## registers_32x32
module registers_32x32
  (
   input       clk_i,
   input       reset_ni,
   input       write_enable_i,
   input [4:0] register_addr_a_i,
   input [4:0] register_addr_b_i,
   input [4:0] register_write_i,
   input [31:0] write_data_i,
   output [31:0] read_data_a_o,
   output [31:0] read_data_b_o
   );
clock: 6.0 ns
lec_check: 0
cap_margin: 20
core_margin: 2
core_utilization: 40
slew_margin: 20
run.sh (not shown) runs the stock make flow with config.mk's settings and CLKGATE_MAP_FILE=.
The first run passed the timing, design-rule and antenna checks.
==> next run, changes <==
Settings changed: CORE_UTILIZATION 40 to 12.
Clock period 6.0 ns to 7.83 ns, I/O delays scaled along.
- The changed run finished clean
- cell area increases by a little under a tenth
- worst setup slack gets better by 520 ps
- clock skew is unchanged
- clock-buffer cell count drops by 1
- wire length rose by a little under a tenth
==> next run, changes <==
Settings changed: ABC_AREA set to 1, CORE_UTILIZATION 12 to 63.
Result: The new run produced a clean layout; synthesized cell count came out higher by 81%; total power came out lower by 5.2%; utilization came out higher by 54 points.
==> next run, changes <==
Settings changed: ABC_AREA 1 to 0, CAP_MARGIN 20 to 35, CORE_UTILIZATION 63 to 72, CTS_CLUSTER_DIAMETER set to 339, MAX_ROUTING_LAYER set to met4, PLACE_DENSITY set to 0.64.
Clock period 7.83 ns to 3.19 ns, I/O delays scaled along.
With this change the flow completed and failed the layout checks on negative setup slack.
Count of clock-buffer cells in the layout decreases by 12.
Setup slack gets worse by 1600 ps.
Final cell count decreases by a quarter to a third.
Power increases to 2.6 times its value.
==> next run, changes <==
Settings changed: ABC_AREA 0 to not set, CAP_MARGIN 35 to 20, CELL_PAD_IN_SITES_GLOBAL_PLACEMENT set to 2, CORE_UTILIZATION 72 to 38, CTS_CLUSTER_DIAMETER 339 to not set, GPL_TIMING_DRIVEN set to 0, MAX_ROUTING_LAYER met4 to not set, PLACE_DENSITY 0.64 to 0.56, SETUP_SLACK_MARGIN set to 0.95.
Clock period 3.19 ns to 5.92 ns, I/O delays scaled along.
With this change the flow completed with no timing, DRC or antenna violations.
Routed wire length increases by 46%.
Total power falls by 43%.
Flip-flop count does not change.
Non-clock buffer count climbs by 16.
Die area is higher by 88%.
Clock skew stays the same.
Worst setup slack gets better by 970 ps.
First-iteration DRC count went down by 25%.
Cell area decreases by 0.76%.
Global-route usage came out lower by 13 points.
==> next run, changes <==
Settings changed: ABC_AREA set to 0, CAP_MARGIN 20 to 35, CELL_PAD_IN_SITES_GLOBAL_PLACEMENT 2 to not set, CORE_UTILIZATION 38 to 72, CTS_CLUSTER_DIAMETER set to 363, GPL_TIMING_DRIVEN 0 to not set, MAX_ROUTING_LAYER set to met4, PLACE_DENSITY 0.56 to 0.65, SETUP_SLACK_MARGIN 0.95 to 0.43.
Clock period 5.92 ns to 3.19 ns, I/O delays scaled along.
What happened:
- Now the flow completed and failed the layout checks on negative setup slack
- register-to-register slack got worse by 2900 ps
- wire length decreases by about 12%
- power goes up by about 90%
- via count went up by about 16%
- synthesized area stays the same
- clock skew stays the same
- non-clock buffer count grows by 206
- sequential power increases by about 90%

* * *

Starting RTL as in the previous note.
==> flow/config.mk <==
export PLATFORM = sky130hd
export DESIGN_NAME = registers_32x32
export DESIGN_NICKNAME = registers_32x32
export VERILOG_FILES = /design/flow/design.v
export SDC_FILE = /design/flow/constraint.sdc
export NUM_CORES = 4
export LEC_CHECK = 0
export CAP_MARGIN = 20
export CORE_MARGIN = 2
export CORE_UTILIZATION = 40
export SLEW_MARGIN = 20
==> flow/constraint.sdc <==
create_clock -name core_clock -period 5.74 [get_ports {clk_i}]
set_input_delay 1.1480 -clock core_clock [delete_from_list [all_inputs] [get_ports {clk_i}]]
set_output_delay 1.1480 -clock core_clock [all_outputs]
set_load 0.01 [all_outputs]
Then changed:
CAP_MARGIN = 35   (was 20)
CORE_UTILIZATION = 72   (was 40)
CTS_CLUSTER_DIAMETER = 39   (was not set)
PLACE_DENSITY = 0.64   (was not set)
SETUP_SLACK_MARGIN = 0.04   (was not set)
clock period = 3.19 ns   (was 5.74 ns; I/O delays follow)
=>
- The new run completed and failed the layout checks on negative setup slack
- via count increases by 20%
- area after synthesis stays the same
- total power increases by 110%
- die area decreases by 44%
- routed wire length increases by about 20%
- final cell count decreases by about 6%
- setup slack is worse by 0.29 ns
- sequential power increases by 85%
- count of clock-buffer cells in the layout increases by 15
- worst hold slack is worse by 0.081 ns
- critical path depth increases by 4
Power and IR drop assume default switching activity.
